==> flow/design.v (excerpt) <==
module CORDIC_Top (
    input clk,
    input [31:0] target,
	 output [31:0] cos_x
);
Size in the first run: about 7200 cells after synthesis, ~570 flip-flops.
==> flow/config.mk <==
export PLATFORM = sky130hd
export DESIGN_NAME = CORDIC_Top
export DESIGN_NICKNAME = CORDIC_Top
export VERILOG_FILES = /design/flow/design.v
export SDC_FILE = /design/flow/constraint.sdc
export NUM_CORES = 4
export LEC_CHECK = 0
export CAP_MARGIN = 20
export CELL_PAD_IN_SITES_GLOBAL_PLACEMENT = 3
export CORE_MARGIN = 3
export CORE_UTILIZATION = 35
export CTS_CLUSTER_SIZE = 62
export GPL_ROUTABILITY_DRIVEN = 1
export GPL_TIMING_DRIVEN = 0
export HOLD_SLACK_MARGIN = -0.05
export MAX_ROUTING_LAYER = met4
export PLACE_DENSITY_LB_ADDON = 0.04
export SLEW_MARGIN = 20
export TNS_END_PERCENT = 5
==> flow/constraint.sdc <==
create_clock -name core_clock -period 10.6 [get_ports {clk}]
set_input_delay 2.1200 -clock core_clock [delete_from_list [all_inputs] [get_ports {clk}]]
set_output_delay 2.1200 -clock core_clock [all_outputs]
set_load 0.01 [all_outputs]
run.sh (not shown) runs the stock make flow with config.mk's settings and CLKGATE_MAP_FILE=.
The first run finished with timing, DRC and antenna clean.
Rerun with:
Settings changed: CELL_PAD_IN_SITES_GLOBAL_PLACEMENT 3 to 0, CORE_MARGIN 3 to 2, CORE_UTILIZATION 35 to 71, CTS_CLUSTER_SIZE 62 to 40, GPL_TIMING_DRIVEN 0 to not set, HOLD_SLACK_MARGIN -0.05 to not set.
Clock period 10.6 ns to 7.7 ns, I/O delays scaled along.
This time the run did not get past 5_1_grt.
Area after synthesis does not change.
Die size came out lower by well over a third.
Synthesized cell count is unchanged.
Rerun with:
Settings changed: CELL_PAD_IN_SITES_GLOBAL_PLACEMENT 0 to not set, CORE_UTILIZATION 71 to 40, CTS_CLUSTER_SIZE 40 to not set, GPL_ROUTABILITY_DRIVEN 1 to not set, MAX_ROUTING_LAYER met4 to not set, PLACE_DENSITY_LB_ADDON 0.04 to not set, TNS_END_PERCENT 5 to not set.
Clock period 7.7 ns to 9.79 ns, I/O delays scaled along.
The changed run finished with timing, DRC and antenna clean; synthesized area is unchanged; synthesized cell count does not change; die area increases by well over a third.
Rerun with:
Settings changed: CORE_UTILIZATION 40 to 72, PLACE_DENSITY_LB_ADDON set to 0.01.
Clock period 9.79 ns to 8.98 ns, I/O delays scaled along.
Outcome: The changed run completed, yet does not pass: setup timing; routed wire length increases by 3.2%; hold slack gets worse by 3.1 ps; flip-flop count stays the same; core utilization goes up by 36 points; cell count fell by 8.2%; count of clock-buffer cells in the layout is lower by 10; via count climbs by 6.9%; critical path depth grows by 7; worst setup slack gets worse by 450 ps.
Rerun with:
Settings changed: CORE_UTILIZATION 72 to 40, PLACE_DENSITY_LB_ADDON 0.01 to not set.
Clock period 8.98 ns to 10.0 ns, I/O delays scaled along.
With this change the flow completed with no timing, DRC or antenna violations.
Final area shrinks slightly.
Sequential cell count is unchanged.
Setup slack is better by 290 ps.
Routed wire length shrinks by a few percent.
Die size increases by well over a third.
Non-clock buffer count drops by 129.
Synthesized cell count does not change.
Area after synthesis stays the same.
First-iteration DRC count came out lower by a quarter to a third.

* * *

== run A ==
The RTL this note starts from:
==> flow/design.v <==
module CORDIC_Stage (
	input clk,
	input rst,
	input sign_in,
	input USE_SIN_in,
	input [7:0] ite,
	input [32:0] arctan_in_1,
	input [32:0] arctan_in_2,
	input [32:0] target_in,
	input [32:0] curr_angle_in,
	input [32:0] x_in,
	input [32:0] y_in,
	output sign_out,
	output USE_SIN_out,
	output [32:0] curr_angle_out,
	output [32:0] x_out,
	output [32:0] y_out,
	output [32:0] target_out
	);
	reg sign;
	reg [32:0] x[0:1];
	reg [32:0] y[0:1];
	reg [32:0] y_tmp[0:3];
	reg [32:0] x_tmp[0:3];
	reg [3:0] count[0:1];
	reg [32:0] current_angle[0:1];
	reg [32:0] atan[0:1];
	reg [32:0] target_q;
	reg USE_SIN_q;
	reg sign_q;
	reg [32:0] x_q;
	reg [32:0] y_q;
	reg [32:0] current_angle_q;
	always @(posedge clk) begin
			sign = sign_in;
			target_q <= target_in;
			USE_SIN_q <= USE_SIN_in;
			count[0] = ite[7:4];
			y_tmp[0] = sign ? y_in : ~y_in+1;
			y_tmp[1] = {y_tmp[0][32], y_tmp[0][31:0]>>count[0]};
			x_tmp[0] = sign ? x_in : ~x_in+1;
			x_tmp[1] = {x_tmp[0][32], x_tmp[0][31:0]>>count[0]};
			x[0] = x_in + y_tmp[1];
			y[0] = x_tmp[1] + y_in;
			atan[0] = sign ? arctan_in_1 : ~arctan_in_1+1;
			current_angle[0] = curr_angle_in + atan[0];
			if (current_angle[0] > target_in) begin
				sign = 1'b0;
			end
			else begin
				sign = 1'b1;
			end
			count[1] = ite[3:0];
			y_tmp[2] = sign ? y[0] : ~y[0]+1;
			y_tmp[3] = {y_tmp[2][32], y_tmp[2][31:0]>>count[1]};
			x_tmp[2] = sign ? x[0] : ~x[0]+1;
			x_tmp[3] = {x_tmp[2][32], x_tmp[2][31:0]>>count[1]};
			x[1] = x[0] + y_tmp[3];
			y[1] = x_tmp[3] + y[0];
			atan[1] = sign ? arctan_in_2 : ~arctan_in_2+1;
			current_angle[1] = current_angle[0] + atan[1];
			if (current_angle[1] > target_in) begin
				sign = 1'b0;
			end
			else begin
				sign = 1'b1;
			end
			sign_q <= sign;
			x_q <= x[1];
			y_q <= y[1];
			current_angle_q <= current_angle[1];
	end
	assign sign_out = sign_q;
	assign curr_angle_out = current_angle_q;
	assign x_out = x_q;
	assign y_out = y_q;
	assign USE_SIN_out = USE_SIN_q;
	assign target_out = target_q;
endmodule
module CORDIC_Top (
    input clk,
    input [31:0] target,
	 output [31:0] cos_x
);
	wire sign_intermediate[0:6];
	wire USE_SIN_intermediate[0:6];
	wire [32:0] angle_intermediate[0:6];
	wire [32:0] x_intermediate[0:6];
	wire [32:0] y_intermediate[0:6];
	wire [32:0] target_intermediate[0:6];
	wire [32:0] arctan[0:13];
	wire [7:0] ite[0:6];
	wire [32:0] x_init = 33'b01;
	wire [32:0] y_init = 33'b001;
	assign arctan[0]  = 33'b000011111010110110111011000000000;
	assign arctan[1]  = 33'b000001111111010101101110101010000;
	assign arctan[2]  = 33'b000000111111111010101011011110000;
	assign arctan[3]  = 33'b000000011111111111010101010111000;
	assign arctan[4]  = 33'b000000001111111111111010101010110;
	assign arctan[5]  = 33'b000000000111111111111111010101011;
	assign arctan[6]  = 33'b000000000011111111111111111010110;
	assign arctan[7]  = 33'b000000000001111111111111111111011;
	assign arctan[8]  = 33'b000000000000111111111111111111111;
	assign arctan[9]  = 33'b000000000000100000000000000000000;
	assign arctan[10] = 33'b000000000000010000000000000000000;
	assign arctan[11] = 33'b000000000000001000000000000000000;
	assign arctan[12] = 33'b000000000000000100000000000000000;
	assign arctan[13] = 33'b000000000000000010000000000000000;
	assign ite[0]  = 8'b00100011;
	assign ite[1]  = 8'b01000101;
	assign ite[2]  = 8'b01100111;
	assign ite[3]  = 8'b10001001;
	assign ite[4]  = 8'b10101011;
	assign ite[5]  = 8'b11001101;
	assign ite[6]  = 8'b11101111;
	reg init_sign;
	reg USE_SIN;
	wire [32:0] init_angle = 33'b000111011010110001100111000000000;
	reg [32:0] ext_target;
	reg [32:0] fin_target;
	always @* begin
		ext_target = { 1'b0 , target};
		USE_SIN = 0;
		if (ext_target > init_angle) begin
			if (ext_target > 33'b00111) begin
				fin_target = 33'b011001001000011111101101010100010 + (~ext_target + 1);
				init_sign = 1;
				USE_SIN = 1;
			end else begin
				init_sign = 1;
				fin_target = ext_target;
			end
		end
		else begin
			init_sign = 0;
			fin_target = ext_target;
		end
	end
	CORDIC_Stage stage1(
		 .clk(clk),
		 .sign_in(init_sign),
		 .USE_SIN_in(USE_SIN),
		 .ite(ite[0]),
		 .target_in(fin_target),
		 .arctan_in_1(arctan[0]),
		 .arctan_in_2(arctan[1]),
		 .curr_angle_in(init_angle),
		 .x_in(x_init),
		 .y_in(y_init),
		 .sign_out(sign_intermediate[0]),
		 .curr_angle_out(angle_intermediate[0]),
		 .x_out(x_intermediate[0]),
		 .y_out(y_intermediate[0]),
		 .target_out(target_intermediate[0]),
		 .USE_SIN_out(USE_SIN_intermediate[0])
	);
	CORDIC_Stage stage2(
		 .clk(clk),
		 .sign_in(sign_intermediate[0]),
		 .USE_SIN_in(USE_SIN_intermediate[0]),
		 .ite(ite[1]),
		 .target_in(target_intermediate[0]),
		 .arctan_in_1(arctan[2]),
		 .arctan_in_2(arctan[3]),
		 .curr_angle_in(angle_intermediate[0]),
		 .x_in(x_intermediate[0]),
		 .y_in(y_intermediate[0]),
		 .sign_out(sign_intermediate[1]),
		 .curr_angle_out(angle_intermediate[1]),
		 .x_out(x_intermediate[1]),
		 .y_out(y_intermediate[1]),
		 .target_out(target_intermediate[1]),
		 .USE_SIN_out(USE_SIN_intermediate[1])
	);
	CORDIC_Stage stage3(
		 .clk(clk),
		 .sign_in(sign_intermediate[1]),
		 .USE_SIN_in(USE_SIN_intermediate[1]),
		 .ite(ite[2]),
		 .target_in(target_intermediate[1]),
		 .arctan_in_1(arctan[4]),
		 .arctan_in_2(arctan[5]),
		 .curr_angle_in(angle_intermediate[1]),
		 .x_in(x_intermediate[1]),
		 .y_in(y_intermediate[1]),
		 .sign_out(sign_intermediate[2]),
		 .curr_angle_out(angle_intermediate[2]),
		 .x_out(x_intermediate[2]),
		 .y_out(y_intermediate[2]),
		 .target_out(target_intermediate[2]),
		 .USE_SIN_out(USE_SIN_intermediate[2])
	);
	CORDIC_Stage stage4(
		 .clk(clk),
		 .sign_in(sign_intermediate[2]),
		 .USE_SIN_in(USE_SIN_intermediate[2]),
		 .ite(ite[3]),
		 .target_in(target_intermediate[2]),
		 .arctan_in_1(arctan[6]),
		 .arctan_in_2(arctan[7]),
		 .curr_angle_in(angle_intermediate[2]),
		 .x_in(x_intermediate[2]),
		 .y_in(y_intermediate[2]),
		 .sign_out(sign_intermediate[3]),
		 .curr_angle_out(angle_intermediate[3]),
		 .x_out(x_intermediate[3]),
		 .y_out(y_intermediate[3]),
		 .target_out(target_intermediate[3]),
		 .USE_SIN_out(USE_SIN_intermediate[3])
	);
	CORDIC_Stage stage5(
		 .clk(clk),
		 .sign_in(sign_intermediate[3]),
		 .USE_SIN_in(USE_SIN_intermediate[3]),
		 .ite(ite[4]),
		 .target_in(target_intermediate[3]),
		 .arctan_in_1(arctan[8]),
		 .arctan_in_2(arctan[9]),
		 .curr_angle_in(angle_intermediate[3]),
		 .x_in(x_intermediate[3]),
		 .y_in(y_intermediate[3]),
		 .sign_out(sign_intermediate[4]),
		 .curr_angle_out(angle_intermediate[4]),
		 .x_out(x_intermediate[4]),
		 .y_out(y_intermediate[4]),
		 .target_out(target_intermediate[4]),
		 .USE_SIN_out(USE_SIN_intermediate[4])
	);
	CORDIC_Stage stage6(
		 .clk(clk),
		 .sign_in(sign_intermediate[4]),
		 .USE_SIN_in(USE_SIN_intermediate[4]),
		 .ite(ite[5]),
		 .target_in(target_intermediate[4]),
		 .arctan_in_1(arctan[10]),
		 .arctan_in_2(arctan[11]),
		 .curr_angle_in(angle_intermediate[4]),
		 .x_in(x_intermediate[4]),
		 .y_in(y_intermediate[4]),
		 .sign_out(sign_intermediate[5]),
		 .curr_angle_out(angle_intermediate[5]),
		 .x_out(x_intermediate[5]),
		 .y_out(y_intermediate[5]),
		 .target_out(target_intermediate[5]),
		 .USE_SIN_out(USE_SIN_intermediate[5])
	);
	CORDIC_Stage stage7(
		 .clk(clk),
		 .sign_in(sign_intermediate[5]),
		 .USE_SIN_in(USE_SIN_intermediate[5]),
		 .ite(ite[6]),
		 .target_in(target_intermediate[5]),
		 .arctan_in_1(arctan[12]),
		 .arctan_in_2(arctan[13]),
		 .curr_angle_in(angle_intermediate[5]),
		 .x_in(x_intermediate[5]),
		 .y_in(y_intermediate[5]),
		 .sign_out(sign_intermediate[6]),
		 .curr_angle_out(angle_intermediate[6]),
		 .x_out(x_intermediate[6]),
		 .y_out(y_intermediate[6]),
		 .target_out(target_intermediate[6]),
		 .USE_SIN_out(USE_SIN_intermediate[6])
	);
	wire [31:0] K = 32'b01101101111011001010110110001011;
	wire [31:0] done;
	assign done = USE_SIN_intermediate[6] ? y_intermediate[6][31:0] : x_intermediate[6][31:0];
	assign cos_x = done*K;
endmodule
make LEC_CHECK=0 ABC_AREA=1 CAP_MARGIN=10 CELL_PAD_IN_SITES_DETAIL_PLACEMENT=2 CELL_PAD_IN_SITES_GLOBAL_PLACEMENT=2 CORE_ASPECT_RATIO=0.99 CORE_MARGIN=2 CORE_UTILIZATION=37 CTS_CLUSTER_DIAMETER=385 GPL_ROUTABILITY_DRIVEN=0 GPL_TIMING_DRIVEN=0 HOLD_SLACK_MARGIN=0.28 MIN_ROUTING_LAYER=met1 PLACE_DENSITY_LB_ADDON=0.14 SLEW_MARGIN=40 TNS_END_PERCENT=60 finish   # period 14.6 ns
Run A completed; timing, DRC and antenna clean
> inputs changed (run A -> run B)
- HOLD_SLACK_MARGIN removed (was 0.28)
- MIN_ROUTING_LAYER removed (was met1)
- CELL_PAD_IN_SITES_GLOBAL_PLACEMENT removed (was 2)
- SLEW_MARGIN changed from 40 to 20
- GPL_ROUTABILITY_DRIVEN removed (was 0)
- TNS_END_PERCENT changed from 60 to 10
- CORE_UTILIZATION changed from 37 to 72
- CAP_MARGIN changed from 10 to 20
- CELL_PAD_IN_SITES_DETAIL_PLACEMENT removed (was 2)
- CTS_CLUSTER_DIAMETER removed (was 385)
- CORE_ASPECT_RATIO removed (was 0.99)
- GPL_TIMING_DRIVEN removed (was 0)
- ABC_AREA removed (was 1)
- PLACE_DENSITY_LB_ADDON removed (was 0.14)
- the clock period (ns, I/O delays scaled along) changed from 14.6 to 6.94
==> comparison <==
For run B, the flow was terminated by a tool error in clock tree synthesis and produced no final design. Taking run A as the reference, in run B die outline width shrank by about 30%, synthesized chip area reported by yosys ~0 delta, worst slack after detailed placement decreased 4.23 ns. [compare] base=run A new=run B: synthesized instance count has decreased, share of cell area taken by muxes after synthesis ~0 delta, starting density of the core moved up, die size saw a decrease. From run A to run B the numbers moved as follows: post-synthesis compound-gate area fraction shows an increase of 5.0 points; fraction of synthesized cell area in xor and xnor cells shows a reduction of 0.43 points. Min instance area after placement across run A and run B: run A. | area fraction in and, or, nand and nor cells | run B vs run A | 2.0 points lower |.
Modified inputs, run C compared to run B
- swapping 72 for 49 in CORE_UTILIZATION
- clearing TNS_END_PERCENT, which used to be 10
- swapping 6.94 for 9.79 in the clock period (ns, I/O delays scaled along)
[summary]
Having completed the whole flow, run C delivered a layout that passed the timing, DRC and antenna checks. Sort run B and run C by initial cell density of the core desc -> top: run B. Final weighted congestion in routability-driven placement in run C is 0.094 below run B. Changes observed in run C relative to run B: mux cell area share after synthesis neither gained nor lost much, die outline width went up by about 20%.
Here is what was changed in the inputs of run D compared with run C.
- putting CTS_CLUSTER_DIAMETER at 362 where nothing was set
- swapping 49 for 72 in CORE_UTILIZATION
- swapping 9.79 for 9.18 in the clock period (ns, I/O delays scaled along)
[summary]
- Taking run C as the reference, in run D area of the multi-input gates went up; via count of the first global-routing pass went up; combined flip-flop and latch cell area did not really move.
- In run D, the placeable core area came out 0.040 mm2 below the value in run C.
- Core utilization delta for run D relative to run C: 26 points higher
- The number of fill cells in the layout in run D was lower than what run C gave.
- Diff run C -> run D: final number of hold-violating endpoints closely matched the old numbers.
- Of the two values seen for library cell contributing the largest single delay on the critical path, fa_1 was produced by run C and clkdlybuf4s50_1 by run D.
